**run.sh**
```bash
#!/bin/bash
# the make line also repeats each setting of config.mk as NAME=value (left out here)
make -C /OpenROAD-flow-scripts/flow DESIGN_CONFIG=/design/flow/config.mk WORK_HOME=/design/flow/orfs CLKGATE_MAP_FILE= finish
```
**config.mk**
```make
export PLATFORM = sky130hd
export DESIGN_NAME = APB_top
export DESIGN_NICKNAME = APB_top
export VERILOG_FILES = /design/flow/design.v
export SDC_FILE = /design/flow/constraint.sdc
export NUM_CORES = 4
export LEC_CHECK = 0
export CAP_MARGIN = 15
export CORE_MARGIN = 2
export CORE_UTILIZATION = 21
export GPL_ROUTABILITY_DRIVEN = 0
export GPL_TIMING_DRIVEN = 1
export MAX_ROUTING_LAYER = met5
export PLACE_DENSITY = 0.4
export SLEW_MARGIN = 20
```
**constraint.sdc**
```tcl
create_clock -name core_clock -period 6.91 [get_ports {PCLK}]
set_input_delay 1.3820 -clock core_clock [delete_from_list [all_inputs] [get_ports {PCLK}]]
set_output_delay 1.3820 -clock core_clock [all_outputs]
set_load 0.01 [all_outputs]
```
**design.v**
```verilog
module APB_master(input Transfer,               
                  input Wr_Rd,                  
                  input [4:0] Address,          
                  input [31:0] write_data,      
                  output reg [31:0] read_data,  
                  input PCLK,                   
                  input PRESETn,                
                  input PREADY,                 
                  input [31:0] PRDATA,          
                  input PSLVERR,                
                  output [4:0] PADDR,           
                  output PSELx,                 
                  output PENABLE,               
                  output PWRITE,                
                  output [31:0] PWDATA);        
    parameter IDLE = 2'b00, SETUP = 2'b01, ACCESS = 2'b10;
    (* fsm_encoding = "none" *) reg [1:0] ps;
    reg [1:0] ns;
    reg [4:0]  paddr_q;
    reg        pwrite_q;
    reg [31:0] pwdata_q;
    wire setup_open = PRESETn && Transfer && (ps == SETUP);
    always @(posedge PCLK) begin
        if (!PRESETn)
            ps <= IDLE;
        else
            ps <= ns;
    end
    always @(*) begin
        if (!PRESETn  || !Transfer)
            ns = IDLE;
        else
        begin
            case (ps)
                IDLE:    ns = SETUP;
                SETUP:   ns = PSLVERR ? IDLE : ACCESS;
                ACCESS:  ns = PSLVERR ? IDLE : (PREADY ? SETUP : ACCESS);
                default: ns = IDLE;
            endcase
        end
    end
    assign PSELx   = (ps == SETUP) || (ps == ACCESS);
    assign PENABLE = (ps == ACCESS);
    always @(posedge PCLK) begin
        if (setup_open) begin
            paddr_q  <= Address;
            pwrite_q <= Wr_Rd;
            if (Wr_Rd)
                pwdata_q <= write_data;
        end
    end
    assign PADDR  = setup_open ? Address : paddr_q;
    assign PWRITE = setup_open ? Wr_Rd   : pwrite_q;
    assign PWDATA = (setup_open && Wr_Rd) ? write_data : pwdata_q;
    always @(posedge PCLK) begin
        if (PRESETn && PSELx && PENABLE && PREADY && !PSLVERR && !PWRITE)
            read_data <= PRDATA;
    end
endmodule
module APB_slave(input PCLK,                
                 input PRESETn,             
                 input [4:0] PADDR,         
                 input PSELx,               
                 input PENABLE,             
                 input PWRITE,              
                 input [31:0]PWDATA,        
                 output PREADY,             
                 output [31:0] PRDATA,      
                 output PSLVERR);           
    reg [31:0] mem [0:31];  
    assign PREADY  = PRESETn && PSELx && PENABLE;
    assign PSLVERR = 1'b0;
    always @(posedge PCLK) begin
        if (PRESETn && PSELx && PENABLE && PWRITE)
            mem[PADDR] <= PWDATA;
    end
    assign PRDATA = mem[PADDR];
endmodule
module APB_top(input PCLK,
               input PRESETn,
               input Transfer,
               input Wr_Rd,
               input [4:0] Address,
               input [31:0] write_data,
               output [31:0] read_data);
    wire [4:0] PADDR;
    wire [31:0] PWDATA,PRDATA;
    wire PSELx,PENABLE,PWRITE,PREADY,PSLVERR;
    APB_master Design_master(Transfer,Wr_Rd,Address,write_data,read_data,PCLK,PRESETn,PREADY,PRDATA,PSLVERR,PADDR,PSELx,PENABLE,PWRITE,PWDATA);
    APB_slave Design_slave(PCLK,PRESETn,PADDR,PSELx,PENABLE,PWRITE,PWDATA,PREADY,PRDATA,PSLVERR);
endmodule
```
==> impl_metrics.yaml, run 1 <==
# yosys + openroad results
setup_path:
  worstReg2RegStart: "Design_master.ps[0]"
  crit_arrival_ns: 4.98
  cp_slowest_stage_delay_ns: 0.75
  endpoint_kind: "flop"
  crit_family: "simple AND/OR/NAND/NOR gates"
  crit_end: "Design_slave.mem[2][6]"
  r2r_end: "Design_slave.mem[2][6]"
  crit_buf_inv: 2
  crit_type: "in2reg"
  crit_slowest_cell: "mux2_8"
  crit_chain: "clkdlybuf4s50_1, nand4b_4, mux2_8, nor2b_1, nand2_1, nor2_4, buf_4"
  start_kind: "input port"
  worstPathMaxFanout: 64
  r2r_cells: 6
  worstPathRequired_ns: 7.29
  crit_cells: 7
  reg2reg_slack_ns: 3.13
  crit_start: "PRESETn"
final_timing:
  rsz0062_at_grt: "no"
  maxSlewViolCount: 0
  fin_skew_ns: 0.0393
  period_minus_slack_ns: 4.60
  fmax_ghz: 0.217
  period_used_pct: 66.6
  relSlewSlack_pct: 28.8
  worst_pin_slew_ns: 1.06
  tns_ns: 0
  hold_violations: 0
  setup_violations: 0
routing:
  viasPerCell: 4.21
  vias: 22000
  ant_nets: 0
  wl_per_cell_um: 24.6
  firstDrtPassIters: 5
  drc: 0
  drt_wl_total_mm: 128
  drtIter0Drc: 1900
layout:
  combGateArea_mm2: 0.00847
  register_area_mm2: 0.0328
  design_area_mm2: 0.0500
  nets: 2522
  stdcell_count: 5218
  fillers: 20000
  synthToLayoutAreaGrowth_pct: 20.1
clock_network:
  hold_buffers: 0
  cts_max_level: 3
  cts_tree: "done"
  clk_pin_slew_ns: 0.06
  cts_setup_buffers: 0
  clock_latency_ns: 0.74
  cts-resized-gates: 0
  cts_max_path_buffers: 3
  clockRootBuffer: "clkbuf_16"
  cts_made_buffers: 115
  clock-sinks: 1096
yosys:
  ys_sh_simple_pct: 5.82
  aoi_share_pct: 5.00
  synthTopCellsByArea: "edfxtp_1 (78%), mux4_2 (7.6%), nand2_1 (3.2%)"
  logic_family: "multiplexers"
  edf_count: 1088
  yosysMostFrequentCell: "edfxtp_1"
  top_area_share_pct: 78.4
  yosys-stat-cells: 2338
  yosys_area_mm2: 0.0417
  synth.largest_area_cell: "edfxtp_1"
  ys_ff: 1096
  synth.distinct_cells: 24
  synthFlopType: "edfxtp_1"
  syn_avg_cell_area_um2: 17.8
  syn_area_mm2: 0.0417
  yosys_warnings: 2
  synth_nets: 2379
  yosysSeqAreaShare_pct: 78.8
  mux_area_share_pct: 8.73
  top_cells_by_count: "edfxtp_1 (1088), nand2_1 (356), a21oi_1 (241), mux4_2 (141), nand3_1 (121)"
  ys_sh_xor_pct: 0
  ys_sh_adder_pct: 0
  synthArstFlopShare_pct: 0
  syn_inst: 2338
hold_path:
  holdPathStages: 2
  hp-class: "reg2reg"
  holdPathEnd: "Design_master.pwrite_q"
  holdCritStartpoint: "Design_master.pwrite_q"
floorplanning:
  fp.dieW_um: 449
  chip_area_mm2: 0.202
  core_mm2: 0.197
  fp-utilization_pct: 21.1
  die-height_um: 449
  io_pins: 73
  rows: 163
place:
  hpwl_mm: 72.7
  postPlaceCellArea_mm2: 0.0464
  dp_cells: 5004
  port_buffers: 72
power:
  power_density_mw_per_mm2: 312
  p_clk_share_pct: 39.3
  comb_power_share_pct: 14.0
  sequentialPower_mw: 7.30
  powerComb_mw: 2.18
  switchingPower_mw: 4.06
  p_leak_nw: 15.3
  p_int_mw: 11.6
  power.total_mw: 15.6
  clock_power_mw: 6.14
  netSwitchingFraction_pct: 26.0
  irDropWorstVdd_mv: 0.197
  top_power_group: "sequential cells"
  seq_power_share_pct: 46.7
global_route:
  grt_pass1_wl_mm: 180
  grt_start_max_net_pins: 96
  grt_usage_pct: 12.5
  grt_antenna_before_repair: 6
  grt_pass1_vias: 22600
  grt-ovfl-total: 0
flow_run:
  tool_warnings: 26
  drv_cap: 0
status:
  status: "complete, no violations"
## area by class of cell
| type | instances | share of cell area [%] |
|---|---|---|
| diodes | 2 | 0.0100 |
| multi-input cells | 1102 | 16.9 |
| clock inverters | 71 | 1.29 |
| inverters | 6 | 0.0600 |
| flip-flops and latches | 1096 | 65.6 |
| repair buffers | 160 | 3.43 |
| clock buffers | 141 | 6.03 |
| well taps | 2640 | 6.60 |
## stage by stage
stage          hold slack [ns]  setup WS (ns)  utilization [%]
6_report                 0.479           2.31             25.4
5_1_grt                  0.542           2.12             25.4
4_1_cts                  0.484           2.26             25.4
3_5_place_dp             0.474           1.47             23.5
3_3_place_gp             0.467           1.48             23.5
2_1_floorplan            0.436           2.39                -
## routing by layer
layer  GRT usage [%]  share of wire [%]
met2            20.9                 49
met3            2.17                4.7
met5               0             0.0055
met1            16.2                 42
met4            4.85                3.7
==> inputs of run 2 (changes only) <==
CAP_MARGIN = 5   (was 15)
CORE_UTILIZATION = 72   (was 21)
CTS_CLUSTER_DIAMETER = 379   (was unset)
CTS_CLUSTER_SIZE = 15   (was unset)
GPL_ROUTABILITY_DRIVEN = unset   (was 0)
GPL_TIMING_DRIVEN = unset   (was 1)
HOLD_SLACK_MARGIN = -0.06   (was unset)
MAX_ROUTING_LAYER = unset   (was met5)
PLACE_DENSITY = unset   (was 0.4)
clock period = 1.89 ns   (was 6.91 ns; I/O delays follow)
==> run 2 against run 1 <==
Against the previous run: the layout now fails its checks (setup timing); register-to-register slack worse by 4.0 ns; wire length is 12% higher; cell area is 3.6% higher; clock power went up to 2.7 times the previous value; non-clock buffer count is 319 higher; critical path type is now reg2reg; highest routed layer unchanged.
==> impl_metrics.yaml, run 2 <==
# yosys + openroad results
final_timing:
  period_used_pct: 145
  layout_setup_ws_ns: -0.854
  tns_ns: -934.70
  hold-worst-slack_ns: 0.313
  relSlewSlack_pct: 57.3
  fin_skew_ns: 0.0449
  worst_pin_slew_ns: 0.639
  period_minus_slack_ns: 2.74
  rsz0062_at_grt: "yes"
  fmax_ghz: 0.364
  maxSlewViolCount: 0
  setup_violations: 2143
  hold_violations: 0
clock_network:
  cts_max_path_buffers: 3
  cts_made_buffers: 83
  clock-sinks: 1096
  clockRootBuffer: "clkbuf_16"
  clock_latency_ns: 0.67
  cts_max_level: 3
  hold_buffers: 0
  cts_tree: "done"
  clk_pin_slew_ns: 0.07
routing:
  wl_per_cell_um: 40.6
  drt_wl_total_mm: 144
  ant_nets: 0
  met2WireLength_mm: 65.4
  wl_met1_mm: 41.4
  wl_met3_mm: 23.5
  viasPerCell: 7.77
  vias: 27600
  firstDrtPassIters: 7
  top_layer_used: "met5"
  drtIter0Drc: 5460
  drc: 0
power:
  sequentialPower_mw: 26.7
  switchingPower_mw: 15.6
  p_int_mw: 40.4
  comb_power_share_pct: 22.6
  seq_power_share_pct: 47.6
  irDropWorstVdd_mv: 0.933
  powerComb_mw: 12.7
  netSwitchingFraction_pct: 27.9
  p_leak_nw: 17.1
  p_clk_share_pct: 29.8
  top_power_group: "sequential cells"
  power_density_mw_per_mm2: 1080
  power.total_mw: 56.0
  clock_power_mw: 16.7
setup_path:
  endpoint_kind: "flop"
  crit_family: "buffers and inverters"
  cp_slowest_stage_delay_ns: 0.37
  start_kind: "flop"
  crit_cells: 10
  crit_slowest_cell: "mux2_8"
  crit_arrival_ns: 3.07
  worstReg2RegStart: "Design_master.ps[1]"
  crit_end: "Design_master.read_data[13]"
  crit_start: "Design_master.ps[1]"
  r2r_cells: 10
  crit_buf_inv: 4
  worstPathMaxFanout: 13
  crit_chain: "nand4b_4, buf_6, mux2_8, buf_12, buf_4, buf_4, a21oi_1, a21oi_1, a22oi_2, nand4_1"
  crit_type: "reg2reg"
  r2r_end: "Design_master.read_data[13]"
  reg2reg_slack_ns: -0.85
  worstPathRequired_ns: 2.22
yosys:
  synthArstFlopShare_pct: 0
  ys_sh_adder_pct: 0
  yosysSeqAreaShare_pct: 78.8
  synthTopCellsByArea: "edfxtp_1 (78%), mux4_2 (7.6%), nand2_1 (3.2%)"
  syn_avg_cell_area_um2: 17.8
  yosys_warnings: 2
  yosys-stat-cells: 2338
  syn_inst: 2338
  top_area_share_pct: 78.4
  syn_area_mm2: 0.0417
  synth_nets: 2379
  top_cells_by_count: "edfxtp_1 (1088), nand2_1 (356), a21oi_1 (241), mux4_2 (141), nand3_1 (121)"
  mux_area_share_pct: 8.73
  yosys_area_mm2: 0.0417
  edf_count: 1088
  synthFlopType: "edfxtp_1"
  ys_sh_xor_pct: 0
  logic_family: "multiplexers"
  ys_sh_simple_pct: 5.82
  yosysMostFrequentCell: "edfxtp_1"
  ys_ff: 1096
  synth.largest_area_cell: "edfxtp_1"
  synth.distinct_cells: 24
  aoi_share_pct: 5.00
floorplanning:
  fp-utilization_pct: 72.5
  die-height_um: 245
  io_pins: 73
  chip_area_mm2: 0.0598
  core_mm2: 0.0575
  fp.dieW_um: 245
  rows: 88
layout:
  combGateArea_mm2: 0.00918
  fillers: 1847
  register_area_mm2: 0.0328
  synthToLayoutAreaGrowth_pct: 24.4
  stdcell_count: 3550
  nets: 2813
place:
  gp_congestion: 0.874
  hpwl_mm: 67.7
  port_buffers: 72
  place_ws_ns: -1.30
  dp_cells: 3340
global_route:
  grt_pass1_wl_mm: 191
  grt_antenna_before_repair: 3
  grt-ovfl-total: 0
  grt_usage_pct: 46.3
  grt_pass1_vias: 27300
  grt_start_max_net_pins: 58
flow_run:
  drv_cap: 0
  tool_warnings: 32
status:
  status: "finished with violations"
  check-failures: "setup timing"
hold_path:
  holdPathEnd: "Design_master.pwdata_q[24]"
  holdPathStages: 1
  holdCritStartpoint: "write_data[24]"
  hp-class: "in2reg"
-- run 2: per-layer routing --
metal,vias to the layer above,GRT usage [%]
met3,961,12.6
li1,10100,-
met5,-,0
met1,13200,59.1
met2,3311,71.7
met4,4,29.2
-- run 2: metrics by stage --
| step | area, µm² | utilization, % |
|---|---|---|
| after CTS | 51100 | 88.9 |
| final | 51800 | 90.2 |
| after global placement | 47100 | 81.9 |
| after detailed placement | 47100 | 81.9 |
| after floorplan | 42000 | - |
| after global routing | 51800 | 90.2 |
-- run 2: repair_timing --
action | 4_1_cts | 5_1_grt
resized | 139 | 80
setup endpoints to repair | 2144 | 2144
pin swaps | 57 | 46
gates cloned | 21 | 14
buffers inserted | 55 | 28
-- run 2: layout make-up --
| class | count | area share (%) |
|---|---|---|
| inverter | 6 | 0.0893 |
| timing repair buffer | 479 | 12.7 |
| antenna | 1 | 0.00483 |
| multi-input combinational | 1106 | 17.7 |
| tap | 765 | 1.85 |
| clock inverter | 2 | 0.0483 |
| clock buffer | 95 | 4.26 |
| sequential | 1096 | 63.3 |
==> inputs of run 3 (changes only) <==
ABC_AREA = 1   (was unset)
CAP_MARGIN = 20   (was 5)
CORE_UTILIZATION = 70   (was 72)
CTS_CLUSTER_DIAMETER = unset   (was 379)
CTS_CLUSTER_SIZE = unset   (was 15)
HOLD_SLACK_MARGIN = unset   (was -0.06)
SETUP_SLACK_MARGIN = 0.55   (was unset)
clock period = 2.19 ns   (was 1.89 ns; I/O delays follow)
==> run 3 against run 2 <==
Against the previous run: maximum frequency is 8.7% higher; sequential power shrank 14%; final cell count is 59% higher; setup slack gained 0.52 ns; register-to-register slack improved by 0.52 ns; wire length increased by 8.1%; the layout still fails its checks (setup timing); combinational power decreased by about 10%.
==> impl_metrics.yaml, run 3 <==
# yosys + openroad results
power:
  power.total_mw: 52.1
  powerComb_mw: 10.8
  top_power_group: "sequential cells"
  power_density_mw_per_mm2: 909
  clock_power_mw: 18.3
  irDropWorstVdd_mv: 1.19
  p_clk_share_pct: 35.0
  p_leak_nw: 23.5
  switchingPower_mw: 15.1
  netSwitchingFraction_pct: 29.1
  p_int_mw: 36.9
  seq_power_share_pct: 44.2
  comb_power_share_pct: 20.8
  sequentialPower_mw: 23.0
floorplanning:
  io_pins: 73
  core_mm2: 0.0645
  rows: 93
  fp.dieW_um: 259
  chip_area_mm2: 0.0673
  die-height_um: 259
  fp-utilization_pct: 70.9
routing:
  drtIter0Drc: 6641
  drt_wl_total_mm: 156
  drc: 0
  ant_nets: 0
  viasPerCell: 6.47
  firstDrtPassIters: 13
  wl_per_cell_um: 27.6
  vias: 36500
setup_path:
  worstReg2RegStart: "Design_master.ps[1]"
  endpoint_kind: "flop"
  r2r_cells: 14
  crit_buf_inv: 7
  crit_type: "reg2reg"
  crit_cells: 14
  worstPathRequired_ns: 2.57
  crit_arrival_ns: 2.90
  crit_start: "Design_master.ps[1]"
  crit_family: "buffers and inverters"
  reg2reg_slack_ns: -0.33
  worstPathMaxFanout: 15
  crit_slowest_cell: "dfxtp_2"
  crit_chain: "nor2_4, buf_12, nand2_8, inv_8, nand2_4, o21ai_4, inv_2, nor2_4, buf_12, nand3_4, buf_12, nor2_4, buf_12, buf_12"
  crit_end: "Design_slave.mem[29][3]"
  start_kind: "flop"
  r2r_end: "Design_slave.mem[29][3]"
  cp_slowest_stage_delay_ns: 0.35
  cpMostUsedCell: "buf_12"
place:
  hpwl_mm: 78.8
  port_buffers: 72
  dp_cells: 5333
  gp_congestion: 0.924
yosys:
  edf_count: 1088
  synthFlopType: "edfxtp_1"
  yosysMostFrequentCell: "nand2_1"
  synthArstFlopShare_pct: 0
  ys_sh_xor_pct: 0
  syn_avg_cell_area_um2: 10.6
  ys_sh_adder_pct: 0
  synth.largest_area_cell: "edfxtp_1"
  logic_family: "simple AND/OR/NAND/NOR gates"
  mux_area_share_pct: 0
  yosys_warnings: 2
  yosys-stat-cells: 4311
  synth.distinct_cells: 20
  top_cells_by_count: "nand2_1 (2446), edfxtp_1 (1088), nand3_1 (387), buf_2 (168), nor2_1 (101)"
  syn_inst: 4311
  synthTopCellsByArea: "edfxtp_1 (72%), nand2_1 (20%), nand3_1 (4.2%)"
  synth_nets: 4352
  syn_area_mm2: 0.0457
  ys_ff: 1096
  yosys_area_mm2: 0.0457
  ys_sh_simple_pct: 25.4
  top_area_share_pct: 71.5
  aoi_share_pct: 0.0603
  yosysSeqAreaShare_pct: 71.9
status:
  check-failures: "setup timing"
  status: "finished with violations"
final_timing:
  layout_setup_ws_ns: -0.333
  rsz0062_at_grt: "yes"
  fmax_ghz: 0.396
  tns_ns: -250.20
  hold_violations: 0
  worst_pin_slew_ns: 0.456
  period_used_pct: 115
  setup_violations: 1615
  period_minus_slack_ns: 2.52
  relSlewSlack_pct: 69.6
  hold-worst-slack_ns: 0.352
  maxSlewViolCount: 0
  fin_skew_ns: 0.0260
global_route:
  use_met1_pct: 53.3
  grt_antenna_before_repair: 6
  grt_usage_pct: 40.7
  grt_util_met3_pct: 9.02
  grt_start_max_net_pins: 67
  met2_usage_pct: 64.3
  grt_pass1_wl_mm: 200
  grt_most_used_layer: "met2"
  grt_pass1_vias: 33500
  grt-ovfl-total: 0
hold_path:
  holdPathEnd: "Design_master.pwdata_q[0]"
  holdPathStages: 1
  holdCritStartpoint: "write_data[0]"
  hp-class: "in2reg"
flow_run:
  drv_cap: 0
  tool_warnings: 32
clock_network:
  clockRootBuffer: "clkbuf_16"
  clk_pin_slew_ns: 0.07
  cts_max_path_buffers: 3
  clock-sinks: 1096
  cts_made_buffers: 104
  clock_latency_ns: 0.69
  cts_max_level: 3
  cts_tree: "done"
layout:
  synthToLayoutAreaGrowth_pct: 25.5
  stdcell_count: 5643
  nets: 4739
==> run 3: final cells by class <==
cell class              instances  area, µm²
diodes                          4       10.0
fillers                      2701       7140
repair buffers                519       7540
clock inverters                70        658
well taps                     855       1070
inverters                      23        113
repair inverters                1       11.3
flip-flops and latches       1096      32800
multi-input cells            2953      12400
clock buffers                 122       2690
==> run 3: what timing repair did <==
action	4_1_cts	5_1_grt
gates resized	47	110
endpoints found under the setup margin	2176	2176
setup buffers	28	35
pin swaps	22	50
cloned	7	44
hold buffers	0	0
==> run 3: metrics by stage <==
stage               worst slack (ns)  utilization, %  instance area (µm²)
floorplan                     -0.161               -                46200
global placement              -0.939            79.8                51500
detailed placement            -0.993            79.8                51500
CTS                          -0.0955            86.0                55400
global route                  -0.370            88.9                57300
finish                        -0.333            88.9                57300
==> run 3: per-layer routing <==
metal  up-vias  part of all wire [%]
li1      15100                     -
met1     16900                    31
met2      3564                    45
met3       891                    16
met4         6                   7.9
met5         -                 0.031
==> inputs of run 4 (changes only) <==
ABC_AREA = unset   (was 1)
CAP_MARGIN = 30   (was 20)
CELL_PAD_IN_SITES_DETAIL_PLACEMENT = 1   (was unset)
CELL_PAD_IN_SITES_GLOBAL_PLACEMENT = 1   (was unset)
CORE_MARGIN = 6   (was 2)
CORE_UTILIZATION = 55   (was 70)
CTS_CLUSTER_SIZE = 27   (was unset)
GPL_ROUTABILITY_DRIVEN = 0   (was unset)
GPL_TIMING_DRIVEN = 0   (was unset)
MAX_ROUTING_LAYER = met4   (was unset)
MIN_ROUTING_LAYER = met1   (was unset)
PLACE_DENSITY_LB_ADDON = 0.23   (was unset)
SETUP_SLACK_MARGIN = unset   (was 0.55)
SLEW_MARGIN = 40   (was 20)
TNS_END_PERCENT = 30   (was unset)
clock period = 3.01 ns   (was 2.19 ns; I/O delays follow)
==> run 4 against run 3 <==
Against the previous run: the layout still fails its checks (setup timing); wire length grew 0.66%; utilization decreased by 22 points; largest power group unchanged; critical path type unchanged; sequential power fell by 27%; clock power fell by 25%; combinational power down 34%; clock skew grew 0.012 ns; hold slack better by 0.013 ns; sequential share of layout area increased by 8.0 points; count of clock-buffer cells in the layout increased by 17; register-to-register slack better by 0.14 ns; highest routed layer is now met4; critical path depth shrank 6; cell area is 12% lower; critical endpoint is now Design_master.read_data[23].
==> impl_metrics.yaml, run 4 <==
# yosys + openroad results
floorplanning:
  fp-utilization_pct: 55.8
  rows: 100
  chip_area_mm2: 0.0825
  die-height_um: 287
  fp.dieW_um: 287
  io_pins: 73
  core_mm2: 0.0747
global_route:
  grt_usage_pct: 37.8
  grt-ovfl-total: 0
  grt_antenna_before_repair: 3
  grt_pass1_vias: 28200
  grt_pass1_wl_mm: 212
  grt_start_max_net_pins: 33
yosys:
  ys_ff: 1096
  yosysSeqAreaShare_pct: 78.8
  synthFlopType: "edfxtp_1"
  yosys-stat-cells: 2338
  edf_count: 1088
  synthArstFlopShare_pct: 0
  syn_area_mm2: 0.0417
  synth_nets: 2379
  mux_area_share_pct: 8.73
  yosys_area_mm2: 0.0417
  top_area_share_pct: 78.4
  synthTopCellsByArea: "edfxtp_1 (78%), mux4_2 (7.6%), nand2_1 (3.2%)"
  yosys_warnings: 2
  aoi_share_pct: 5.00
  ys_sh_adder_pct: 0
  yosysMostFrequentCell: "edfxtp_1"
  synth.largest_area_cell: "edfxtp_1"
  syn_avg_cell_area_um2: 17.8
  logic_family: "multiplexers"
  syn_inst: 2338
  top_cells_by_count: "edfxtp_1 (1088), nand2_1 (356), a21oi_1 (241), mux4_2 (141), nand3_1 (121)"
  ys_sh_xor_pct: 0
  ys_sh_simple_pct: 5.82
  synth.distinct_cells: 24
setup_path:
  crit_arrival_ns: 3.58
  r2r_end: "Design_master.read_data[23]"
  crit_type: "reg2reg"
  cp_slowest_stage_delay_ns: 0.43
  r2r_cells: 8
  endpoint_kind: "flop"
  crit_buf_inv: 2
  reg2reg_slack_ns: -0.19
  crit_cells: 8
  worstPathMaxFanout: 10
  worstPathRequired_ns: 3.38
  crit_family: "AND-OR/OR-AND gates"
  start_kind: "flop"
  crit_end: "Design_master.read_data[23]"
  crit_slowest_cell: "mux2_4"
  crit_start: "Design_master.ps[1]"
  crit_chain: "nand4b_4, mux2_4, clkbuf_4, clkbuf_1, a21oi_1, a21oi_1, a22oi_1, nand4_1"
  cpMostUsedCell: "a21oi_1"
  worstReg2RegStart: "Design_master.ps[1]"
clock_network:
  clk_pin_slew_ns: 0.06
  clock_latency_ns: 0.69
  clockRootBuffer: "clkbuf_16"
  cts_max_path_buffers: 3
  clock-sinks: 1096
  cts_tree: "done"
  cts_made_buffers: 107
  cts_max_level: 3
  hold_buffers: 0
routing:
  drtIter0Drc: 4449
  ant_nets: 0
  wl_met3_mm: 22.6
  firstDrtPassIters: 6
  drc: 0
  drt_wl_total_mm: 157
  top_layer_used: "met4"
  wl_per_cell_um: 41.9
  met2WireLength_mm: 72.3
  wl_met1_mm: 49.3
  viasPerCell: 7.31
  vias: 27400
final_timing:
  period_used_pct: 106
  setup_violations: 314
  maxSlewViolCount: 0
  rsz0062_at_grt: "yes"
  fin_skew_ns: 0.0377
  hold-worst-slack_ns: 0.365
  worst_pin_slew_ns: 0.899
  period_minus_slack_ns: 3.20
  fmax_ghz: 0.312
  hold_violations: 0
  relSlewSlack_pct: 39.7
  layout_setup_ws_ns: -0.193
flow_run:
  tool_warnings: 29
  drv_cap: 0
power:
  comb_power_share_pct: 18.9
  powerComb_mw: 7.11
  p_int_mw: 26.4
  irDropWorstVdd_mv: 0.813
  clock_power_mw: 13.7
  seq_power_share_pct: 44.6
  p_clk_share_pct: 36.4
  switchingPower_mw: 11.1
  p_leak_nw: 16.5
  top_power_group: "sequential cells"
  power_density_mw_per_mm2: 745
  netSwitchingFraction_pct: 29.6
  power.total_mw: 37.5
  sequentialPower_mw: 16.7
status:
  check-failures: "setup timing"
  status: "finished with violations"
hold_path:
  holdPathEnd: "Design_master.ps[0]"
  holdCritStartpoint: "Transfer"
  hp-class: "in2reg"
  holdPathStages: 3
place:
  port_buffers: 72
  hpwl_mm: 87.9
layout:
  final_util_pct: 67.4
  nets: 2725
  synthToLayoutAreaGrowth_pct: 20.8
run 4: cell type report:
class	count	area, µm²
inverter	6	25.0
multi-input combinational	1102	8670
clock inverter	57	462
sequential	1096	32800
clock buffer	139	2910
fill	6115	24400
buffer	134	1030
timing repair buffer	237	3160
tap	969	1210
antenna	4	10.0
run 4: per-stage QoR:
step	setup slack [ns]	instances	setup TNS (ns)	cell area, µm²
final	-0.193	3744	-8.90	50300
after global placement	-4.16	3379	-3445.64	43700
after global routing	-0.111	3744	-26.75	50300
after floorplan	-0.302	2338	-294.72	41700
after CTS	-0.0145	3724	-0.0155	50000
after detailed placement	-1.95	3458	-2214.51	45500
run 4: what timing repair did:
item                       4_1_cts  5_1_grt
cloned                           1        0
hold endpoints to repair         0        0
setup endpoints to repair     1056      643
buffers inserted                69       16
gates resized                  125       67
pin swaps                       36       12
run 4: per-layer routing:
metal / vias to the layer above / track usage (%)
met5: - / -
met4: 0 / 23.3
met3: 788 / 9.53
met2: 2910 / 57.5
met1: 13700 / 46.1
li1: 9953 / -
==> inputs of run 5 (changes only) <==
CAP_MARGIN = 20   (was 30)
CELL_PAD_IN_SITES_DETAIL_PLACEMENT = unset   (was 1)
CELL_PAD_IN_SITES_GLOBAL_PLACEMENT = unset   (was 1)
CORE_MARGIN = 2   (was 6)
CORE_UTILIZATION = 70   (was 55)
CTS_CLUSTER_SIZE = unset   (was 27)
GPL_ROUTABILITY_DRIVEN = unset   (was 0)
GPL_TIMING_DRIVEN = unset   (was 0)
MAX_ROUTING_LAYER = unset   (was met4)
MIN_ROUTING_LAYER = unset   (was met1)
PLACE_DENSITY = 0.6   (was unset)
PLACE_DENSITY_LB_ADDON = unset   (was 0.23)
SLEW_MARGIN = 20   (was 40)
TNS_END_PERCENT = unset   (was 30)
clock period = 3.46 ns   (was 3.01 ns; I/O delays follow)
==> run 5 against run 4 <==
Against the previous run: synthesized cell count unchanged; register-to-register slack better by 0.87 ns; clock skew down 0.015 ns; wire length down 30%; now clean on timing, DRC and antenna; highest routed layer unchanged; hold slack better by 0.12 ns; utilization up 15 points; count of clock-buffer cells in the layout down 8; setup slack better by 0.70 ns; sequential cell count unchanged.
==> impl_metrics.yaml, run 5 <==
# yosys + openroad results
floorplanning:
  chip_area_mm2: 0.0615
  io_pins: 73
  core_mm2: 0.0589
  rows: 89
  fp-utilization_pct: 70.7
  die-height_um: 248
  fp.dieW_um: 248
setup_path:
  endpoint_kind: "flop"
  worstReg2RegStart: "Design_master.ps[1]"
  r2r_cells: 8
  crit_slowest_cell: "clkdlybuf4s50_1"
  crit_buf_inv: 4
  crit_cells: 9
  r2r_end: "Design_master.read_data[9]"
  cpMostUsedCell: "buf_12"
  cp_slowest_stage_delay_ns: 0.57
  reg2reg_slack_ns: 0.68
  crit_family: "buffers and inverters"
  crit_arrival_ns: 3.33
  start_kind: "input port"
  crit_chain: "clkdlybuf4s50_1, nand4b_4, mux2i_4, buf_12, buf_12, buf_12, mux4_2, a22oi_1, nand4_1"
  crit_start: "PRESETn"
  crit_end: "Design_master.read_data[9]"
  worstPathRequired_ns: 3.84
  crit_type: "in2reg"
  worstPathMaxFanout: 22
clock_network:
  clockRootBuffer: "clkbuf_16"
  clock_latency_ns: 0.67
  cts_setup_buffers: 0
  cts-resized-gates: 0
  clk_pin_slew_ns: 0.06
  cts_max_level: 3
  cts_tree: "done"
  cts_max_path_buffers: 3
  cts_made_buffers: 102
  clock-sinks: 1096
  hold_buffers: 0
yosys:
  mux_area_share_pct: 8.73
  synthArstFlopShare_pct: 0
  synth_nets: 2379
  synthTopCellsByArea: "edfxtp_1 (78%), mux4_2 (7.6%), nand2_1 (3.2%)"
  syn_inst: 2338
  syn_avg_cell_area_um2: 17.8
  syn_area_mm2: 0.0417
  ys_ff: 1096
  aoi_share_pct: 5.00
  top_cells_by_count: "edfxtp_1 (1088), nand2_1 (356), a21oi_1 (241), mux4_2 (141), nand3_1 (121)"
  top_area_share_pct: 78.4
  ys_sh_simple_pct: 5.82
  yosysSeqAreaShare_pct: 78.8
  logic_family: "multiplexers"
  yosys-stat-cells: 2338
  yosys_warnings: 2
  synthFlopType: "edfxtp_1"
  ys_sh_adder_pct: 0
  edf_count: 1088
  synth.distinct_cells: 24
  ys_sh_xor_pct: 0
  yosysMostFrequentCell: "edfxtp_1"
  synth.largest_area_cell: "edfxtp_1"
  yosys_area_mm2: 0.0417
global_route:
  grt-ovfl-total: 0
  grt_usage_pct: 36.9
  grt_start_max_net_pins: 53
  grt_pass1_vias: 23700
  grt_pass1_wl_mm: 158
  grt_antenna_before_repair: 0
place:
  place_ws_ns: -0.116
  port_buffers: 72
  dp_cells: 3234
  gp_congestion: 0.822
  postPlaceCellArea_mm2: 0.0454
  hpwl_mm: 60.5
final_timing:
  fmax_ghz: 0.339
  tns_ns: 0
  period_used_pct: 85.2
  period_minus_slack_ns: 2.95
  fin_skew_ns: 0.0232
  worst_pin_slew_ns: 1.01
  relSlewSlack_pct: 32.1
  hold-worst-slack_ns: 0.487
  rsz0062_at_grt: "no"
  layout_setup_ws_ns: 0.511
  maxSlewViolCount: 0
  hold_violations: 0
  setup_violations: 0
power:
  sequentialPower_mw: 14.6
  top_power_group: "sequential cells"
  powerComb_mw: 4.66
  irDropWorstVdd_mv: 0.725
  netSwitchingFraction_pct: 24.7
  p_int_mw: 22.8
  power_density_mw_per_mm2: 622
  power.total_mw: 30.3
  p_clk_share_pct: 36.6
  switchingPower_mw: 7.48
  seq_power_share_pct: 48.1
  p_leak_nw: 15.7
  comb_power_share_pct: 15.4
  clock_power_mw: 11.1
layout:
  final_util_pct: 82.7
  stdcell_count: 3422
  design_area_mm2: 0.0487
  synthToLayoutAreaGrowth_pct: 17.0
  nets: 2606
routing:
  wl_per_cell_um: 32.1
  drtIter0Drc: 3479
  ant_nets: 0
  drt_wl_total_mm: 110
  vias: 23700
  drc: 0
  firstDrtPassIters: 6
  viasPerCell: 6.94
hold_path:
  holdPathStages: 2
  holdCritStartpoint: "Design_master.pwrite_q"
  hp-class: "reg2reg"
  holdPathEnd: "Design_master.pwrite_q"
flow_run:
  tool_warnings: 30
  drv_cap: 0
status:
  status: "complete, no violations"
-- run 5: layout make-up --
cell class / count / area, µm²
Timing Repair Buffer: 257 / 3160
Tap cell: 773 / 967
Fill cell: 2721 / 10200
Clock inverter: 56 / 571
Multi-Input combinational cell: 1102 / 8450
Inverter: 6 / 30.0
Clock buffer: 131 / 2710
Antenna cell: 1 / 2.50
Sequential cell: 1096 / 32800
-- run 5: per-layer routing --
layer	GRT usage [%]	vias up	part of all wire, %
met5	0.318	-	0
met3	6.82	285	12
li1	-	9715	-
met4	14.6	0	3.9
met2	59.0	1748	49
met1	51.8	12000	35
==> inputs of run 6 (changes only) <==
ABC_AREA = 1   (was unset)
CELL_PAD_IN_SITES_GLOBAL_PLACEMENT = 2   (was unset)
CORE_ASPECT_RATIO = 0.5   (was unset)
CORE_UTILIZATION = 61   (was 70)
CTS_CLUSTER_DIAMETER = 385   (was unset)
CTS_CLUSTER_SIZE = 99   (was unset)
PLACE_DENSITY = 0.35   (was 0.6)
TNS_END_PERCENT = 5   (was unset)
clock period = 5.0 ns   (was 3.46 ns; I/O delays follow)
==> run 6 against run 5 <==
Against the previous run: the run now fails in global placement without I/O; synthesized area is 9.7% higher; die area up 26%; synthesized cell count is 84% higher.
==> impl_metrics.yaml, run 6 <==
# flow metrics
status:
  status: "stopped before the end"
  lastStage: "global placement without I/O"
  stop_error: "[ERROR GPL-0301] Utilization 103.783 % exceeds 100%."
yosys:
  yosys_warnings: 2
  mux_area_share_pct: 0
  top_area_share_pct: 71.5
  synth_nets: 4352
  ys_sh_simple_pct: 25.4
  ys_sh_xor_pct: 0
  logic_family: "simple AND/OR/NAND/NOR gates"
  ys_ff: 1096
  synth.distinct_cells: 20
  top_cells_by_count: "nand2_1 (2446), edfxtp_1 (1088), nand3_1 (387), buf_2 (168), nor2_1 (101)"
  yosysMostFrequentCell: "nand2_1"
  syn_area_mm2: 0.0457
  syn_inst: 4311
  synth.largest_area_cell: "edfxtp_1"
  yosysSeqAreaShare_pct: 71.9
  synthTopCellsByArea: "edfxtp_1 (72%), nand2_1 (20%), nand3_1 (4.2%)"
  synthArstFlopShare_pct: 0
  yosys_area_mm2: 0.0457
  yosys-stat-cells: 4311
  aoi_share_pct: 0.0603
  edf_count: 1088
  synthFlopType: "edfxtp_1"
  syn_avg_cell_area_um2: 10.6
  ys_sh_adder_pct: 0
floorplanning:
  core_mm2: 0.0736
  die-height_um: 197
  rows: 70
  fp.dieW_um: 391
  fp-utilization_pct: 62.1
  chip_area_mm2: 0.0772
==> inputs of run 7 (changes only) <==
ABC_AREA = unset   (was 1)
CAP_MARGIN = 30   (was 20)
CELL_PAD_IN_SITES_DETAIL_PLACEMENT = 1   (was unset)
CELL_PAD_IN_SITES_GLOBAL_PLACEMENT = 3   (was 2)
CORE_ASPECT_RATIO = unset   (was 0.5)
CORE_MARGIN = 6   (was 2)
CORE_UTILIZATION = 55   (was 61)
CTS_CLUSTER_DIAMETER = unset   (was 385)
CTS_CLUSTER_SIZE = 37   (was 99)
GPL_ROUTABILITY_DRIVEN = 0   (was unset)
GPL_TIMING_DRIVEN = 1   (was unset)
MAX_ROUTING_LAYER = met5   (was unset)
MIN_ROUTING_LAYER = met1   (was unset)
PLACE_DENSITY = unset   (was 0.35)
PLACE_DENSITY_LB_ADDON = 0.23   (was unset)
SLEW_MARGIN = 40   (was 20)
TNS_END_PERCENT = 30   (was 5)
clock period = 3.01 ns   (was 5.0 ns; I/O delays follow)
==> run 7 against run 6 <==
Against the previous run: synthesized cell count decreased by 46%; die area increased by 6.8%; the run now finishes clean; synthesized area shrank 8.8%.
==> impl_metrics.yaml, run 7 <==
# yosys + openroad results
routing:
  viasPerCell: 6.59
  drtIter0Drc: 2620
  ant_nets: 0
  drc: 0
  drt_wl_total_mm: 127
  firstDrtPassIters: 5
  wl_per_cell_um: 34.3
  vias: 24400
clock_network:
  clk_pin_slew_ns: 0.06
  clock-sinks: 1096
  cts_tree: "done"
  cts-resized-gates: 0
  clockRootBuffer: "clkbuf_16"
  cts_made_buffers: 108
  hold_buffers: 0
  cts_max_path_buffers: 3
  cts_setup_buffers: 0
  cts_max_level: 3
  clock_latency_ns: 0.67
final_timing:
  worst_pin_slew_ns: 0.714
  layout_setup_ws_ns: 0.164
  hold_violations: 0
  setup_violations: 0
  period_minus_slack_ns: 2.85
  maxSlewViolCount: 0
  relSlewSlack_pct: 52.2
  fmax_ghz: 0.351
  rsz0062_at_grt: "no"
  period_used_pct: 94.6
  fin_skew_ns: 0.0210
  hold-worst-slack_ns: 0.503
yosys:
  synthArstFlopShare_pct: 0
  ys_ff: 1096
  top_area_share_pct: 78.4
  synth_nets: 2379
  synth.largest_area_cell: "edfxtp_1"
  yosysMostFrequentCell: "edfxtp_1"
  edf_count: 1088
  yosys_warnings: 2
  ys_sh_simple_pct: 5.82
  ys_sh_adder_pct: 0
  yosys-stat-cells: 2338
  syn_inst: 2338
  syn_area_mm2: 0.0417
  logic_family: "multiplexers"
  aoi_share_pct: 5.00
  synthTopCellsByArea: "edfxtp_1 (78%), mux4_2 (7.6%), nand2_1 (3.2%)"
  syn_avg_cell_area_um2: 17.8
  top_cells_by_count: "edfxtp_1 (1088), nand2_1 (356), a21oi_1 (241), mux4_2 (141), nand3_1 (121)"
  yosys_area_mm2: 0.0417
  synthFlopType: "edfxtp_1"
  ys_sh_xor_pct: 0
  mux_area_share_pct: 8.73
  yosysSeqAreaShare_pct: 78.8
  synth.distinct_cells: 24
power:
  comb_power_share_pct: 16.9
  p_int_mw: 26.8
  power_density_mw_per_mm2: 716
  clock_power_mw: 13.1
  seq_power_share_pct: 46.6
  sequentialPower_mw: 16.8
  switchingPower_mw: 9.12
  irDropWorstVdd_mv: 0.703
  p_leak_nw: 16.4
  top_power_group: "sequential cells"
  netSwitchingFraction_pct: 25.4
  p_clk_share_pct: 36.5
  powerComb_mw: 6.07
setup_path:
  r2r_end: "Design_master.read_data[7]"
  crit_end: "Design_master.read_data[7]"
  endpoint_kind: "flop"
  cpMostUsedCell: "buf_4"
  r2r_cells: 10
  crit_family: "buffers and inverters"
  crit_buf_inv: 6
  crit_slowest_cell: "clkdlybuf4s50_1"
  cp_slowest_stage_delay_ns: 0.54
  worstPathRequired_ns: 3.53
  worstPathMaxFanout: 9
  start_kind: "input port"
  worstReg2RegStart: "Design_master.ps[1]"
  crit_chain: "clkdlybuf4s50_1, nand4b_4, buf_4, buf_4, mux2i_4, inv_2, nor3_2, buf_4, buf_4, a22oi_1, nand4_1"
  crit_arrival_ns: 3.36
  reg2reg_slack_ns: 0.23
  crit_type: "in2reg"
  crit_start: "PRESETn"
  crit_cells: 11
hold_path:
  hp-class: "reg2reg"
  holdPathEnd: "Design_master.ps[0]"
  holdPathStages: 1
  holdCritStartpoint: "Design_master.ps[0]"
global_route:
  grt_usage_pct: 30.8
  grt_pass1_wl_mm: 182
  grt_pass1_vias: 25600
  grt_start_max_net_pins: 70
  grt-ovfl-total: 0
  grt_antenna_before_repair: 0
layout:
  synthToLayoutAreaGrowth_pct: 20.5
  fillers: 6187
  final_util_pct: 67.2
  nets: 2690
flow_run:
  tool_warnings: 27
  drv_cap: 0
floorplanning:
  core_mm2: 0.0747
  fp-utilization_pct: 55.8
  rows: 100
  io_pins: 73
  chip_area_mm2: 0.0825
  die-height_um: 287
  fp.dieW_um: 287
place:
  port_buffers: 72
  hpwl_mm: 76.0
  place_ws_ns: -0.428
status:
  status: "complete, no violations"
[run 7: metal layers]
metal	vias to the layer above	routed length, µm	track usage, %
met5	-	0	0
met4	0	4430	9.65
met3	262	10400	4.90
met2	1279	63800	51.8
met1	13000	48500	42.0
li1	9882	-	-
[run 7: stage by stage]
| stage | power [mW] | std cells | instance area [µm²] | setup TNS, ns |
|---|---|---|---|---|
| 2_1_floorplan | 20.4 | 2338 | 41700 | -294.72 |
| 3_3_place_gp | 22.8 | 3508 | 46800 | -177.65 |
| 3_5_place_dp | 23.0 | 3508 | 46800 | -229.36 |
| 4_1_cts | 36.0 | 3705 | 50200 | 0 |
| 5_1_grt | 36.9 | 3705 | 50200 | 0 |
| 6_report | 35.9 | 3706 | 50200 | 0 |
[run 7: area by class of cell]
| cell class | instances | area [µm²] | area share, % |
|---|---|---|---|
| sequential | 1096 | 32800 | 65.4 |
| timing repair buffer | 335 | 4310 | 8.59 |
| clock inverter | 65 | 547 | 1.09 |
| inverter | 6 | 30.0 | 0.0598 |
| antenna | 1 | 2.50 | 0.00499 |
| clock buffer | 132 | 2810 | 5.61 |
| tap | 969 | 1210 | 2.42 |
| multi-input combinational | 1102 | 8450 | 16.8 |
==> inputs of run 8 (changes only) <==
CAP_MARGIN = 20   (was 30)
CELL_PAD_IN_SITES_DETAIL_PLACEMENT = unset   (was 1)
CELL_PAD_IN_SITES_GLOBAL_PLACEMENT = unset   (was 3)
CORE_MARGIN = 2   (was 6)
CORE_UTILIZATION = 40   (was 55)
CTS_CLUSTER_SIZE = 57   (was 37)
GPL_ROUTABILITY_DRIVEN = unset   (was 0)
GPL_TIMING_DRIVEN = unset   (was 1)
MAX_ROUTING_LAYER = unset   (was met5)
MIN_ROUTING_LAYER = unset   (was met1)
PLACE_DENSITY_LB_ADDON = unset   (was 0.23)
SLEW_MARGIN = 20   (was 40)
TNS_END_PERCENT = 60   (was 30)
clock period = 5.0 ns   (was 3.01 ns; I/O delays follow)
==> run 8 against run 7 <==
Against the previous run: wire length decreased by 14%; final cell count increased by 7.0%; count of clock-buffer cells in the layout increased by 1; non-clock buffer count decreased by 154; hold slack got worse by 0.021 ns; clock power decreased by 38%; sequential share of layout area increased by 2.3 points; first-iteration DRC count decreased by 2.4%; critical path type unchanged.
==> impl_metrics.yaml, run 8 <==
# yosys + openroad results
status:
  status: "complete, no violations"
final_timing:
  worst_pin_slew_ns: 1.09
  tns_ns: 0
  rsz0062_at_grt: "no"
  setup_violations: 0
  fin_skew_ns: 0.0329
  hold_violations: 0
  relSlewSlack_pct: 27.0
  period_minus_slack_ns: 3.86
  hold-worst-slack_ns: 0.482
  fmax_ghz: 0.259
  period_used_pct: 77.2
  maxSlewViolCount: 0
power:
  p_leak_nw: 15.3
  p_clk_share_pct: 38.5
  seq_power_share_pct: 47.7
  sequentialPower_mw: 10.1
  powerComb_mw: 2.92
  netSwitchingFraction_pct: 25.0
  comb_power_share_pct: 13.8
  irDropWorstVdd_mv: 0.292
  p_int_mw: 15.9
  switchingPower_mw: 5.29
  power_density_mw_per_mm2: 436
  clock_power_mw: 8.13
  power.total_mw: 21.1
  top_power_group: "sequential cells"
routing:
  drt_wl_total_mm: 109
  firstDrtPassIters: 6
  viasPerCell: 5.66
  drc: 0
  ant_nets: 0
  wl_per_cell_um: 27.4
  drtIter0Drc: 2558
  vias: 22500
floorplanning:
  chip_area_mm2: 0.107
  fp.dieW_um: 327
  fp-utilization_pct: 40.3
  io_pins: 73
  die-height_um: 327
  rows: 118
  core_mm2: 0.103
setup_path:
  r2r_cells: 7
  cpMostUsedCell: "buf_12"
  crit_start: "PRESETn"
  cp_slowest_stage_delay_ns: 0.58
  crit_chain: "clkdlybuf4s50_1, nand4b_4, mux2i_4, buf_12, buf_12, mux4_2, a22oi_1, nand4_1"
  start_kind: "input port"
  worstPathRequired_ns: 5.39
  crit_family: "multiplexers"
  crit_arrival_ns: 4.25
  crit_type: "in2reg"
  crit_slowest_cell: "clkdlybuf4s50_1"
  reg2reg_slack_ns: 1.61
  endpoint_kind: "flop"
  crit_buf_inv: 3
  crit_end: "Design_master.read_data[3]"
  r2r_end: "Design_master.read_data[3]"
  worstPathMaxFanout: 30
  worstReg2RegStart: "Design_master.ps[0]"
  crit_cells: 8
layout:
  synthToLayoutAreaGrowth_pct: 16.4
  design_area_mm2: 0.0485
  nets: 2537
  stdcell_count: 3967
hold_path:
  holdPathEnd: "Design_master.pwrite_q"
  hp-class: "reg2reg"
  holdPathStages: 2
  holdCritStartpoint: "Design_master.pwrite_q"
yosys:
  ys_ff: 1096
  mux_area_share_pct: 8.73
  synthTopCellsByArea: "edfxtp_1 (78%), mux4_2 (7.6%), nand2_1 (3.2%)"
  synth.largest_area_cell: "edfxtp_1"
  yosysSeqAreaShare_pct: 78.8
  yosys-stat-cells: 2338
  syn_avg_cell_area_um2: 17.8
  ys_sh_adder_pct: 0
  yosys_area_mm2: 0.0417
  yosysMostFrequentCell: "edfxtp_1"
  synthFlopType: "edfxtp_1"
  synth.distinct_cells: 24
  edf_count: 1088
  top_cells_by_count: "edfxtp_1 (1088), nand2_1 (356), a21oi_1 (241), mux4_2 (141), nand3_1 (121)"
  synthArstFlopShare_pct: 0
  ys_sh_xor_pct: 0
  synth_nets: 2379
  yosys_warnings: 2
  logic_family: "multiplexers"
  top_area_share_pct: 78.4
  aoi_share_pct: 5.00
  syn_inst: 2338
  ys_sh_simple_pct: 5.82
  syn_area_mm2: 0.0417
place:
  postPlaceCellArea_mm2: 0.0449
  gp_congestion: 0.810
  dp_cells: 3765
  port_buffers: 72
  hpwl_mm: 60.9
flow_run:
  drv_cap: 0
  tool_warnings: 33
global_route:
  grt_usage_pct: 20.5
  met2_usage_pct: 32.5
  grt_most_used_layer: "met2"
  use_met1_pct: 27.8
  grt_util_met3_pct: 4.31
  grt-ovfl-total: 0
  grt_pass1_vias: 22600
  grt_start_max_net_pins: 158
  grt_pass1_wl_mm: 158
  grt_antenna_before_repair: 1
clock_network:
  cts_setup_buffers: 0
  cts-resized-gates: 0
  clk_pin_slew_ns: 0.06
  clockRootBuffer: "clkbuf_16"
  cts_made_buffers: 109
  clock-sinks: 1096
  hold_buffers: 0
  cts_tree: "done"
  clock_latency_ns: 0.70
  cts_max_path_buffers: 3
  cts_max_level: 3
## run 8: per-layer routing
| layer | wire, µm | vias up |
|---|---|---|
| met3 | 8670 | 194 |
| met5 | 99 | - |
| met2 | 52100 | 919 |
| li1 | - | 9572 |
| met4 | 3860 | 4 |
| met1 | 44000 | 11800 |
## run 8: stage by stage
stage / setup slack, ns / utilization (%)
floorplan: 0.866 / -
global placement: 0.511 / 43.5
detailed placement: 0.430 / 43.5
CTS: 1.15 / 46.9
global route: 0.968 / 46.9
finish: 1.14 / 46.9
## run 8: cell type report
type	count	area, µm²
repair buffers	181	1880
well taps	1380	1730
fillers	8741	54900
clock inverters	68	723
diodes	1	2.50
flip-flops and latches	1096	32800
clock buffers	133	2840
multi-input cells	1102	8450
inverters	6	27.5
==> inputs of run 9 (changes only) <==
CELL_PAD_IN_SITES_DETAIL_PLACEMENT = 2   (was unset)
CORE_ASPECT_RATIO = 1.37   (was unset)
CORE_UTILIZATION = 26   (was 40)
CTS_CLUSTER_DIAMETER = 135   (was unset)
CTS_CLUSTER_SIZE = unset   (was 57)
GPL_ROUTABILITY_DRIVEN = 0   (was unset)
MAX_ROUTING_LAYER = met5   (was unset)
PLACE_DENSITY_LB_ADDON = 0.28   (was unset)
TNS_END_PERCENT = 35   (was 60)
clock period = 2.65 ns   (was 5.0 ns; I/O delays follow)
==> run 9 against run 8 <==
Against the previous run: the layout now fails its checks (setup timing); clock power grew 87%; synthesized area unchanged; final cell count grew 23%; critical path depth rose by 2; sequential share of layout area fell by 6.0 points; power is 98% higher; setup slack lost 1.2 ns; synthesized cell count unchanged; highest routed layer unchanged; combinational power increased to 2.6 times the previous value; largest cell class unchanged; clock skew down 0.0062 ns; largest power group unchanged; non-clock buffer count increased by 242.
==> impl_metrics.yaml, run 9 <==
# yosys + openroad results
setup_path:
  endpoint_kind: "flop"
  worstPathMaxFanout: 9
  crit_end: "Design_master.read_data[30]"
  crit_family: "multiplexers"
  crit_cells: 10
  crit_start: "Design_master.ps[1]"
  worstPathRequired_ns: 3.12
  r2r_end: "Design_master.read_data[30]"
  r2r_cells: 10
  crit_slowest_cell: "mux4_2"
  worstReg2RegStart: "Design_master.ps[1]"
  crit_chain: "nand4b_4, mux2i_4, buf_12, buf_12, buf_16, buf_4, mux4_2, a22oi_2, nand4_1, buf_4"
  start_kind: "flop"
  crit_arrival_ns: 3.14
  cp_slowest_stage_delay_ns: 0.51
  crit_type: "reg2reg"
  reg2reg_slack_ns: -0.02
  crit_buf_inv: 5
routing:
  ant_nets: 0
  drt_wl_total_mm: 144
  drtIter0Drc: 2097
  vias: 24100
  firstDrtPassIters: 5
  viasPerCell: 4.93
  wl_per_cell_um: 29.4
  drc: 0
floorplanning:
  fp.dieW_um: 346
  rows: 171
  die-height_um: 472
  chip_area_mm2: 0.163
  fp-utilization_pct: 26.2
  io_pins: 73
  core_mm2: 0.159
clock_network:
  cts_made_buffers: 102
  clock_latency_ns: 0.74
  clockRootBuffer: "clkbuf_16"
  hold_buffers: 0
  cts_max_path_buffers: 3
  clock-sinks: 1096
  cts_tree: "done"
  cts_max_level: 3
  clk_pin_slew_ns: 0.07
global_route:
  grt_usage_pct: 17.1
  grt_util_met3_pct: 1.99
  grt_pass1_wl_mm: 201
  grt_pass1_vias: 26600
  use_met1_pct: 20.8
  grt_most_used_layer: "met2"
  grt_antenna_before_repair: 3
  grt_start_max_net_pins: 48
  met2_usage_pct: 31.4
  grt-ovfl-total: 0
yosys:
  synth.distinct_cells: 24
  syn_inst: 2338
  logic_family: "multiplexers"
  syn_area_mm2: 0.0417
  yosys_warnings: 2
  top_cells_by_count: "edfxtp_1 (1088), nand2_1 (356), a21oi_1 (241), mux4_2 (141), nand3_1 (121)"
  ys_ff: 1096
  ys_sh_adder_pct: 0
  top_area_share_pct: 78.4
  synthFlopType: "edfxtp_1"
  yosys_area_mm2: 0.0417
  mux_area_share_pct: 8.73
  yosysSeqAreaShare_pct: 78.8
  synthArstFlopShare_pct: 0
  yosysMostFrequentCell: "edfxtp_1"
  syn_avg_cell_area_um2: 17.8
  edf_count: 1088
  ys_sh_simple_pct: 5.82
  ys_sh_xor_pct: 0
  aoi_share_pct: 5.00
  synth_nets: 2379
  synthTopCellsByArea: "edfxtp_1 (78%), mux4_2 (7.6%), nand2_1 (3.2%)"
  yosys-stat-cells: 2338
  synth.largest_area_cell: "edfxtp_1"
status:
  check-failures: "setup timing"
  status: "finished with violations"
hold_path:
  holdCritStartpoint: "write_data[5]"
  holdPathEnd: "Design_master.pwdata_q[5]"
  hp-class: "in2reg"
  holdPathStages: 1
power:
  switchingPower_mw: 11.1
  top_power_group: "sequential cells"
  comb_power_share_pct: 18.4
  power_density_mw_per_mm2: 788
  netSwitchingFraction_pct: 26.5
  irDropWorstVdd_mv: 0.511
  power.total_mw: 41.9
  p_leak_nw: 17.0
  clock_power_mw: 15.2
  p_int_mw: 30.8
  seq_power_share_pct: 45.4
  p_clk_share_pct: 36.2
  powerComb_mw: 7.70
  sequentialPower_mw: 19.0
flow_run:
  drv_cap: 0
  tool_warnings: 28
final_timing:
  layout_setup_ws_ns: -0.0165
  fin_skew_ns: 0.0268
  setup_violations: 1
  fmax_ghz: 0.375
  relSlewSlack_pct: 57.4
  period_used_pct: 101
  maxSlewViolCount: 0
  worst_pin_slew_ns: 0.637
  tns_ns: -0.0165
  rsz0062_at_grt: "yes"
  hold_violations: 0
  period_minus_slack_ns: 2.67
layout:
  nets: 2772
  synthToLayoutAreaGrowth_pct: 27.7
  design_area_mm2: 0.0532
  final_util_pct: 33.5
  stdcell_count: 4889
place:
  dp_cells: 4676
  hpwl_mm: 89.1
  postPlaceCellArea_mm2: 0.0493
  port_buffers: 72
-- run 9: repair_timing --
item / CTS / global route
setup buffers: 4 / 19
pin swaps: 0 / 8
gates cloned: 0 / 4
endpoints found under the setup margin: 17 / 38
resized: 15 / 38
-- run 9: layout make-up --
| cell class | instances | area (µm²) |
|---|---|---|
| Antenna cell | 1 | 2.50 |
| Clock buffer | 120 | 2620 |
| Clock inverter | 65 | 713 |
| Fill cell | 15800 | 106000 |
| Inverter | 6 | 30.0 |
| Multi-Input combinational cell | 1102 | 8670 |
| Sequential cell | 1096 | 32800 |
| Tap cell | 2076 | 2600 |
| Timing Repair Buffer | 423 | 5710 |
-- run 9: metal layers --
layer,share of wire [%],up-vias
li1,-,10000
met1,40,13200
met2,53,654
met3,3.7,208
met4,3.3,2
met5,0.0091,-
-- run 9: per-stage QoR --
stage | hold WS, ns | setup WS, ns
final | 0.388 | -0.0165
after global routing | 0.382 | -0.0864
after CTS | 0.336 | 0.00768
after detailed placement | 0.539 | -0.778
after global placement | 0.515 | -0.732
after floorplan | 0.447 | -0.540
==> inputs of run 10 (changes only) <==
CELL_PAD_IN_SITES_DETAIL_PLACEMENT = unset   (was 2)
CORE_ASPECT_RATIO = unset   (was 1.37)
CORE_MARGIN = 10   (was 2)
CORE_UTILIZATION = 63   (was 26)
CTS_CLUSTER_DIAMETER = 355   (was 135)
MAX_ROUTING_LAYER = unset   (was met5)
MIN_ROUTING_LAYER = met2   (was unset)
PLACE_DENSITY_LB_ADDON = unset   (was 0.28)
SETUP_SLACK_MARGIN = -0.21   (was unset)
TNS_END_PERCENT = unset   (was 35)
clock period = 3.27 ns   (was 2.65 ns; I/O delays follow)
==> run 10 against run 9 <==
Against the previous run: now clean on timing, DRC and antenna; first-iteration DRC count went up to 3.5 times the previous value; final cell count is 27% lower; synthesized cell count stayed put; setup slack better by 0.31 ns; clock power is 22% lower; sequential power is 19% lower; largest cell class unchanged.
==> impl_metrics.yaml, run 10 <==
# yosys + openroad results
global_route:
  use_met1_pct: 0
  grt-ovfl-total: 0
  grt_pass1_vias: 33600
  grt_usage_pct: 42.6
  grt_pass1_wl_mm: 164
  grt_util_met3_pct: 56.4
  grt_most_used_layer: "met3"
  met2_usage_pct: 50.1
  grt_start_max_net_pins: 55
  grt_antenna_before_repair: 0
layout:
  stdcell_count: 3550
  fillers: 3791
  design_area_mm2: 0.0493
  final_util_pct: 75.1
  synthToLayoutAreaGrowth_pct: 18.3
  nets: 2641
yosys:
  mux_area_share_pct: 8.73
  yosys-stat-cells: 2338
  top_cells_by_count: "edfxtp_1 (1088), nand2_1 (356), a21oi_1 (241), mux4_2 (141), nand3_1 (121)"
  ys_sh_xor_pct: 0
  synth.largest_area_cell: "edfxtp_1"
  yosys_area_mm2: 0.0417
  synthArstFlopShare_pct: 0
  synthFlopType: "edfxtp_1"
  yosysMostFrequentCell: "edfxtp_1"
  synth.distinct_cells: 24
  syn_avg_cell_area_um2: 17.8
  yosys_warnings: 2
  syn_inst: 2338
  yosysSeqAreaShare_pct: 78.8
  ys_sh_simple_pct: 5.82
  syn_area_mm2: 0.0417
  ys_ff: 1096
  top_area_share_pct: 78.4
  aoi_share_pct: 5.00
  logic_family: "multiplexers"
  synth_nets: 2379
  ys_sh_adder_pct: 0
  synthTopCellsByArea: "edfxtp_1 (78%), mux4_2 (7.6%), nand2_1 (3.2%)"
  edf_count: 1088
power:
  p_int_mw: 24.1
  clock_power_mw: 11.8
  seq_power_share_pct: 47.5
  p_clk_share_pct: 36.2
  comb_power_share_pct: 16.3
  power.total_mw: 32.5
  switchingPower_mw: 8.38
  irDropWorstVdd_mv: 0.678
  sequentialPower_mw: 15.4
  powerComb_mw: 5.30
  netSwitchingFraction_pct: 25.8
  top_power_group: "sequential cells"
  p_leak_nw: 16.0
  power_density_mw_per_mm2: 659
final_timing:
  hold_violations: 0
  relSlewSlack_pct: 47.6
  worst_pin_slew_ns: 0.781
  maxSlewViolCount: 0
  setup_violations: 0
  tns_ns: 0
  fmax_ghz: 0.335
  hold-worst-slack_ns: 0.489
  period_minus_slack_ns: 2.98
  layout_setup_ws_ns: 0.289
  period_used_pct: 91.2
  fin_skew_ns: 0.0250
  rsz0062_at_grt: "no"
status:
  status: "complete, no violations"
clock_network:
  hold_buffers: 0
  cts_max_path_buffers: 3
  cts_made_buffers: 106
  clockRootBuffer: "clkbuf_16"
  cts_setup_buffers: 0
  cts_tree: "done"
  clock_latency_ns: 0.68
  clk_pin_slew_ns: 0.06
  clock-sinks: 1096
  cts_max_level: 3
  cts-resized-gates: 0
routing:
  firstDrtPassIters: 9
  drt_wl_total_mm: 113
  vias: 30100
  drtIter0Drc: 7380
  drc: 0
  viasPerCell: 8.47
  wl_per_cell_um: 32.0
  ant_nets: 0
setup_path:
  endpoint_kind: "flop"
  start_kind: "input port"
  crit_arrival_ns: 3.38
  cpMostUsedCell: "buf_12"
  crit_type: "in2reg"
  crit_cells: 8
  worstReg2RegStart: "Design_master.ps[0]"
  crit_chain: "clkdlybuf4s50_1, nand4b_4, mux2i_4, buf_12, buf_12, mux4_2, a22oi_1, nand4_1"
  crit_buf_inv: 3
  crit_family: "buffers and inverters"
  r2r_end: "Design_master.read_data[3]"
  reg2reg_slack_ns: 0.37
  crit_end: "Design_master.read_data[3]"
  crit_start: "PRESETn"
  cp_slowest_stage_delay_ns: 0.59
  r2r_cells: 7
  worstPathMaxFanout: 38
  worstPathRequired_ns: 3.67
  crit_slowest_cell: "mux4_2"
place:
  place_ws_ns: -0.335
  postPlaceCellArea_mm2: 0.0460
  port_buffers: 72
  hpwl_mm: 62.4
  dp_cells: 3356
hold_path:
  holdCritStartpoint: "Design_master.pwrite_q"
  hp-class: "reg2reg"
  holdPathStages: 2
  holdPathEnd: "Design_master.pwrite_q"
floorplanning:
  io_pins: 73
  fp-utilization_pct: 63.5
  rows: 94
  chip_area_mm2: 0.0768
  fp.dieW_um: 277
  die-height_um: 277
  core_mm2: 0.0656
flow_run:
  drv_cap: 0
  tool_warnings: 29
run 10: layer usage:
layer  vias to the layer above  part of all wire [%]
met5                         -                   1.2
met4                        54                   9.6
met3                      1186                    42
met2                      9132                    47
met1                      9955                     0
li1                       9752                     -
run 10: area by class of cell:
cell class              count  area, µm²  share of cell area [%]
flip-flops and latches   1096      32800                    66.6
inverters                   6       30.0                  0.0609
multi-input cells        1102       8450                    17.2
diodes                      2       5.00                  0.0102
clock buffers             129       2780                    5.64
well taps                 864       1080                    2.19
repair buffers            288       3630                    7.37
clock inverters            63        467                   0.947
==> inputs of run 11 (changes only) <==
ABC_AREA = 1   (was unset)
CELL_PAD_IN_SITES_DETAIL_PLACEMENT = 0   (was unset)
CELL_PAD_IN_SITES_GLOBAL_PLACEMENT = 3   (was unset)
CORE_ASPECT_RATIO = 1.03   (was unset)
CORE_MARGIN = 2   (was 10)
CORE_UTILIZATION = 40   (was 63)
CTS_CLUSTER_DIAMETER = unset   (was 355)
CTS_CLUSTER_SIZE = 57   (was unset)
GPL_ROUTABILITY_DRIVEN = 1   (was 0)
MAX_ROUTING_LAYER = met4   (was unset)
PLACE_DENSITY_LB_ADDON = 0.04   (was unset)
SETUP_SLACK_MARGIN = unset   (was -0.21)
TNS_END_PERCENT = 80   (was unset)
clock period = 3.69 ns   (was 3.27 ns; I/O delays follow)
==> run 11 against run 10 <==
Against the previous run: clock power barely moved; combinational power is 0.8% lower; non-clock buffer count down 12; via count up 39%; setup slack better by 0.32 ns; register-to-register slack improved by 0.50 ns; highest routed layer is now met4.
==> impl_metrics.yaml, run 11 <==
# yosys + openroad results
clock_network:
  cts-resized-gates: 0
  cts_max_path_buffers: 3
  hold_buffers: 0
  cts_setup_buffers: 0
  cts_tree: "done"
  clock-sinks: 1096
  cts_made_buffers: 118
  clock_latency_ns: 0.75
  clockRootBuffer: "clkbuf_16"
  cts_max_level: 3
  clk_pin_slew_ns: 0.06
power:
  p_leak_nw: 21.6
  netSwitchingFraction_pct: 29.3
  seq_power_share_pct: 44.5
  clock_power_mw: 11.8
  p_clk_share_pct: 38.3
  comb_power_share_pct: 17.1
  power_density_mw_per_mm2: 571
  switchingPower_mw: 8.99
  powerComb_mw: 5.26
  irDropWorstVdd_mv: 0.482
  power.total_mw: 30.7
  top_power_group: "sequential cells"
  p_int_mw: 21.7
  sequentialPower_mw: 13.6
yosys:
  yosys_warnings: 2
  synthTopCellsByArea: "edfxtp_1 (72%), nand2_1 (20%), nand3_1 (4.2%)"
  syn_inst: 4311
  top_cells_by_count: "nand2_1 (2446), edfxtp_1 (1088), nand3_1 (387), buf_2 (168), nor2_1 (101)"
  logic_family: "simple AND/OR/NAND/NOR gates"
  yosysMostFrequentCell: "nand2_1"
  synth.largest_area_cell: "edfxtp_1"
  mux_area_share_pct: 0
  yosysSeqAreaShare_pct: 71.9
  yosys-stat-cells: 4311
  ys_ff: 1096
  top_area_share_pct: 71.5
  syn_area_mm2: 0.0457
  syn_avg_cell_area_um2: 10.6
  synthArstFlopShare_pct: 0
  edf_count: 1088
  ys_sh_adder_pct: 0
  synth_nets: 4352
  yosys_area_mm2: 0.0457
  synth.distinct_cells: 20
  aoi_share_pct: 0.0603
  ys_sh_xor_pct: 0
  ys_sh_simple_pct: 25.4
  synthFlopType: "edfxtp_1"
routing:
  firstDrtPassIters: 6
  vias: 41800
  wl_per_cell_um: 25.4
  viasPerCell: 6.86
  drtIter0Drc: 7025
  drc: 0
  drt_wl_total_mm: 155
  ant_nets: 0
flow_run:
  tool_warnings: 27
  drv_cap: 0
final_timing:
  rsz0062_at_grt: "no"
  fmax_ghz: 0.324
  hold_violations: 0
  maxSlewViolCount: 0
  period_used_pct: 83.5
  setup_violations: 0
  fin_skew_ns: 0.0329
  tns_ns: 0
  worst_pin_slew_ns: 0.660
  relSlewSlack_pct: 56.0
  layout_setup_ws_ns: 0.607
  period_minus_slack_ns: 3.08
setup_path:
  crit_slowest_cell: "clkdlybuf4s50_1"
  r2r_end: "Design_master.read_data[6]"
  endpoint_kind: "flop"
  crit_buf_inv: 4
  crit_type: "in2reg"
  r2r_cells: 11
  crit_end: "Design_master.read_data[6]"
  cpMostUsedCell: "nand2_1"
  crit_arrival_ns: 3.54
  worstReg2RegStart: "Design_master.ps[1]"
  crit_chain: "clkdlybuf4s50_1, nand2_1, inv_2, nand2_4, o21ai_1, clkinv_1, nand2_1, nor2_4, buf_4, nand2_1, nand2_1, nor2_1, nand2_1"
  crit_start: "PRESETn"
  worstPathRequired_ns: 4.14
  crit_cells: 13
  cp_slowest_stage_delay_ns: 0.48
  reg2reg_slack_ns: 0.87
  crit_family: "simple AND/OR/NAND/NOR gates"
  start_kind: "input port"
  worstPathMaxFanout: 18
global_route:
  grt-ovfl-total: 0
  grt_pass1_vias: 44200
  grt_antenna_before_repair: 0
  grt_usage_pct: 40.8
  grt_start_max_net_pins: 85
  grt_pass1_wl_mm: 221
place:
  dp_cells: 5871
  gp_congestion: 0.866
  place_ws_ns: 0.0190
  hpwl_mm: 86.9
  port_buffers: 72
hold_path:
  holdPathStages: 1
  hp-class: "in2reg"
  holdCritStartpoint: "write_data[16]"
  holdPathEnd: "Design_master.pwdata_q[16]"
floorplanning:
  die-height_um: 347
  fp.dieW_um: 337
  io_pins: 73
  core_mm2: 0.113
  fp-utilization_pct: 40.4
  rows: 125
  chip_area_mm2: 0.117
layout:
  stdcell_count: 6092
  synthToLayoutAreaGrowth_pct: 17.7
  fillers: 10500
  final_util_pct: 47.5
  nets: 4508
status:
  status: "complete, no violations"
==> run 11: layout make-up <==
type / count / area, µm² / area share [%]
diodes: 3 / 7.51 / 0.0140
repair buffers: 276 / 3180 / 5.91
inverters: 23 / 93.8 / 0.175
clock buffers: 141 / 3120 / 5.81
multi-input cells: 2952 / 12000 / 22.3
well taps: 1524 / 1910 / 3.55
clock inverters: 77 / 597 / 1.11
flip-flops and latches: 1096 / 32800 / 61.1
==> run 11: stage by stage <==
stage / instance area [µm²] / hold WS (ns)
6_report: 53700 / 0.583
5_1_grt: 53700 / 0.581
4_1_cts: 53700 / 0.563
3_5_place_dp: 50000 / 0.572
3_3_place_gp: 50000 / 0.569
2_1_floorplan: 45700 / 0.456
==> run 11: per-layer routing <==
layer | wire, µm | GRT usage (%) | up-vias
li1 | - | - | 14600
met2 | 77400 | 47.1 | 11700
met3 | 66900 | 54.1 | 932
met5 | 0 | - | -
met4 | 10300 | 5.68 | 0
met1 | 0 | - | 14600
No activity file was given, so power comes from the tool's default toggle rates.
